Setup of main:
==> flow/design.v <==
`timescale 1ns / 1ps
module gain_core #(
    parameter integer DWIDTH = 16,  
    parameter integer GWIDTH = 16,  
    parameter integer FBITS  = 12   
)(
    input  wire                     clk,
    input  wire                     rst_n,      
    input  wire                     ce,         
    input  wire                     en,         
    input  wire signed [DWIDTH-1:0] data_i,     
    input  wire signed [GWIDTH-1:0] data_gain,  
    output reg  signed [DWIDTH-1:0] data_o      
);
    wire signed [DWIDTH+GWIDTH-1:0] mult_raw;
    wire signed [DWIDTH+GWIDTH-1:0] mult_rounded;
    wire signed [DWIDTH+GWIDTH-1-FBITS:0] mult_scaled;
    localparam signed [DWIDTH-1:0] MAX_VAL = {1'b0, {(DWIDTH-1){1'b1}}};  
    localparam signed [DWIDTH-1:0] MIN_VAL = {1'b1, {(DWIDTH-1){1'b0}}};  
    assign mult_raw = data_i * data_gain;
    assign mult_rounded = mult_raw + (1 << (FBITS-1));
    assign mult_scaled = mult_rounded >>> FBITS;
    always @(posedge clk) begin
        if (!rst_n) begin
            data_o <= 0;
        end else if (ce) begin
            if (!en) begin
                data_o <= data_i;
            end else begin
                if (mult_scaled > MAX_VAL) begin
                    data_o <= MAX_VAL;
                end else if (mult_scaled < MIN_VAL) begin
                    data_o <= MIN_VAL;
                end else begin
                    data_o <= mult_scaled[DWIDTH-1:0];
                end
            end
        end
    end
endmodule
`timescale 1ns / 1ps
module axis_gain_wrapper #(
    parameter integer C_S_AXI_DATA_WIDTH = 32,
    parameter integer C_S_AXI_ADDR_WIDTH = 4,
    parameter integer AUDIO_WIDTH        = 16,
    parameter integer GAIN_FBITS         = 12
)(
    input  wire aclk,
    input  wire aresetn,
    input  wire [31:0] s_axis_tdata,
    input  wire        s_axis_tlast,
    input  wire        s_axis_tvalid,
    output wire        s_axis_tready,
    output wire [31:0] m_axis_tdata,
    output wire        m_axis_tlast,
    output wire        m_axis_tvalid,
    input  wire        m_axis_tready,
    input  wire [C_S_AXI_ADDR_WIDTH-1:0] s_axi_awaddr,
    input  wire                          s_axi_awvalid,
    output reg                           s_axi_awready,
    input  wire [C_S_AXI_DATA_WIDTH-1:0] s_axi_wdata,
    input  wire [3:0]                    s_axi_wstrb,
    input  wire                          s_axi_wvalid,
    output reg                           s_axi_wready,
    output reg  [1:0]                    s_axi_bresp,
    output reg                           s_axi_bvalid,
    input  wire                          s_axi_bready,
    input  wire [C_S_AXI_ADDR_WIDTH-1:0] s_axi_araddr,
    input  wire                          s_axi_arvalid,
    output reg                           s_axi_arready,
    output reg  [C_S_AXI_DATA_WIDTH-1:0] s_axi_rdata,
    output reg  [1:0]                    s_axi_rresp,
    output reg                           s_axi_rvalid,
    input  wire                          s_axi_rready
);
    reg [31:0] reg_control;
    reg [31:0] reg_gain_l;
    reg [31:0] reg_gain_r;
    wire [1:0] addr_w = s_axi_awaddr[3:2];
    wire [1:0] addr_r = s_axi_araddr[3:2];
    always @(posedge aclk) begin
        if (!aresetn) begin
            s_axi_awready <= 1'b0;
            s_axi_wready  <= 1'b0;
            s_axi_bvalid  <= 1'b0;
            s_axi_bresp   <= 2'b00;
            reg_control <= 32'b0;
            reg_gain_l  <= 32'h0000_1000;  
            reg_gain_r  <= 32'h0000_1000;
        end else begin
            if (!s_axi_awready && s_axi_awvalid && s_axi_wvalid) begin
                s_axi_awready <= 1'b1;
                s_axi_wready  <= 1'b1;
                case (addr_w)
                    2'h0: reg_control <= s_axi_wdata;
                    2'h1: reg_gain_l  <= s_axi_wdata;
                    2'h2: reg_gain_r  <= s_axi_wdata;
                    default: ;
                endcase
            end else begin
                s_axi_awready <= 1'b0;
                s_axi_wready  <= 1'b0;
            end
            if (s_axi_awready && !s_axi_bvalid) begin
                s_axi_bvalid <= 1'b1;
                s_axi_bresp  <= 2'b00;
            end else if (s_axi_bready) begin
                s_axi_bvalid <= 1'b0;
            end
        end
    end
    always @(posedge aclk) begin
        if (!aresetn) begin
            s_axi_arready <= 1'b0;
            s_axi_rvalid  <= 1'b0;
            s_axi_rdata   <= 32'b0;
            s_axi_rresp   <= 2'b00;
        end else begin
            if (!s_axi_arready && s_axi_arvalid) begin
                s_axi_arready <= 1'b1;
                s_axi_rvalid  <= 1'b1;
                case (addr_r)
                    2'h0: s_axi_rdata <= reg_control;
                    2'h1: s_axi_rdata <= reg_gain_l;
                    2'h2: s_axi_rdata <= reg_gain_r;
                    default: s_axi_rdata <= 32'b0;
                endcase
            end else begin
                s_axi_arready <= 1'b0;
                if (s_axi_rvalid && s_axi_rready)
                    s_axi_rvalid <= 1'b0;
            end
        end
    end
    reg valid_d;
    reg last_d;
    wire stream_ready = m_axis_tready || !valid_d;
    assign s_axis_tready = stream_ready;
    assign m_axis_tvalid = valid_d;
    assign m_axis_tlast  = last_d;
    wire core_ce     = stream_ready;
    wire gain_enable = reg_control[0];
    gain_core #(
        .DWIDTH(AUDIO_WIDTH),
        .GWIDTH(16),
        .FBITS (GAIN_FBITS)
    ) u_gain_l (
        .clk       (aclk),
        .rst_n     (aresetn),
        .ce        (core_ce),
        .en        (gain_enable),
        .data_i    (s_axis_tdata[15:0]),
        .data_gain (reg_gain_l[15:0]),
        .data_o    (m_axis_tdata[15:0])
    );
    gain_core #(
        .DWIDTH(AUDIO_WIDTH),
        .GWIDTH(16),
        .FBITS (GAIN_FBITS)
    ) u_gain_r (
        .clk       (aclk),
        .rst_n     (aresetn),
        .ce        (core_ce),
        .en        (gain_enable),
        .data_i    (s_axis_tdata[31:16]),
        .data_gain (reg_gain_r[15:0]),
        .data_o    (m_axis_tdata[31:16])
    );
    always @(posedge aclk) begin
        if (!aresetn) begin
            valid_d <= 1'b0;
            last_d  <= 1'b0;
        end else if (stream_ready) begin
            valid_d <= s_axis_tvalid;
            last_d  <= s_axis_tlast;
        end
    end
endmodule
Settings: LEC_CHECK=0, CAP_MARGIN=30, CORE_MARGIN=2, CORE_UTILIZATION=72, CTS_CLUSTER_DIAMETER=167, CTS_CLUSTER_SIZE=44, PLACE_DENSITY_LB_ADDON=0.05, SETUP_SLACK_MARGIN=2.58, SLEW_MARGIN=20, TNS_END_PERCENT=95; clock period 8.77 ns.
run.sh (not shown) runs the stock make flow with config.mk's settings and CLKGATE_MAP_FILE=.
Changes in the feature branch relative to main:
# main
export LEC_CHECK = 0
export CAP_MARGIN = 30
export CORE_MARGIN = 2
export CORE_UTILIZATION = 72
export CTS_CLUSTER_DIAMETER = 167
export CTS_CLUSTER_SIZE = 44
export PLACE_DENSITY_LB_ADDON = 0.05
export SETUP_SLACK_MARGIN = 2.58
export SLEW_MARGIN = 20
export TNS_END_PERCENT = 95
create_clock -name core_clock -period 8.77 [get_ports {aclk}]
# the feature branch
export LEC_CHECK = 0
export CAP_MARGIN = 20
export CORE_MARGIN = 2
export CORE_UTILIZATION = 40
export SLEW_MARGIN = 20
create_clock -name core_clock -period 7.82 [get_ports {aclk}]
Of the feature branch and main, it is the feature branch that has the lower critical-path maximum fanout. Relative to main, the sum of routed wire length over all layers measured on the feature branch has decreased by a little under 10%. Power attributed to sequential cells, the feature branch vs main: up by more than 10%. Compared with main, the feature branch improves hold slack. Summary — signal arrival time at the worst endpoint, the feature branch relative to main: higher, by 0.08 ns. The feature branch vs main, count of antenna diodes in the layout went down by 5. The feature branch vs main: delay contributed by the slowest stage of the critical path down.
No activity file was given, so power comes from the tool's default toggle rates.
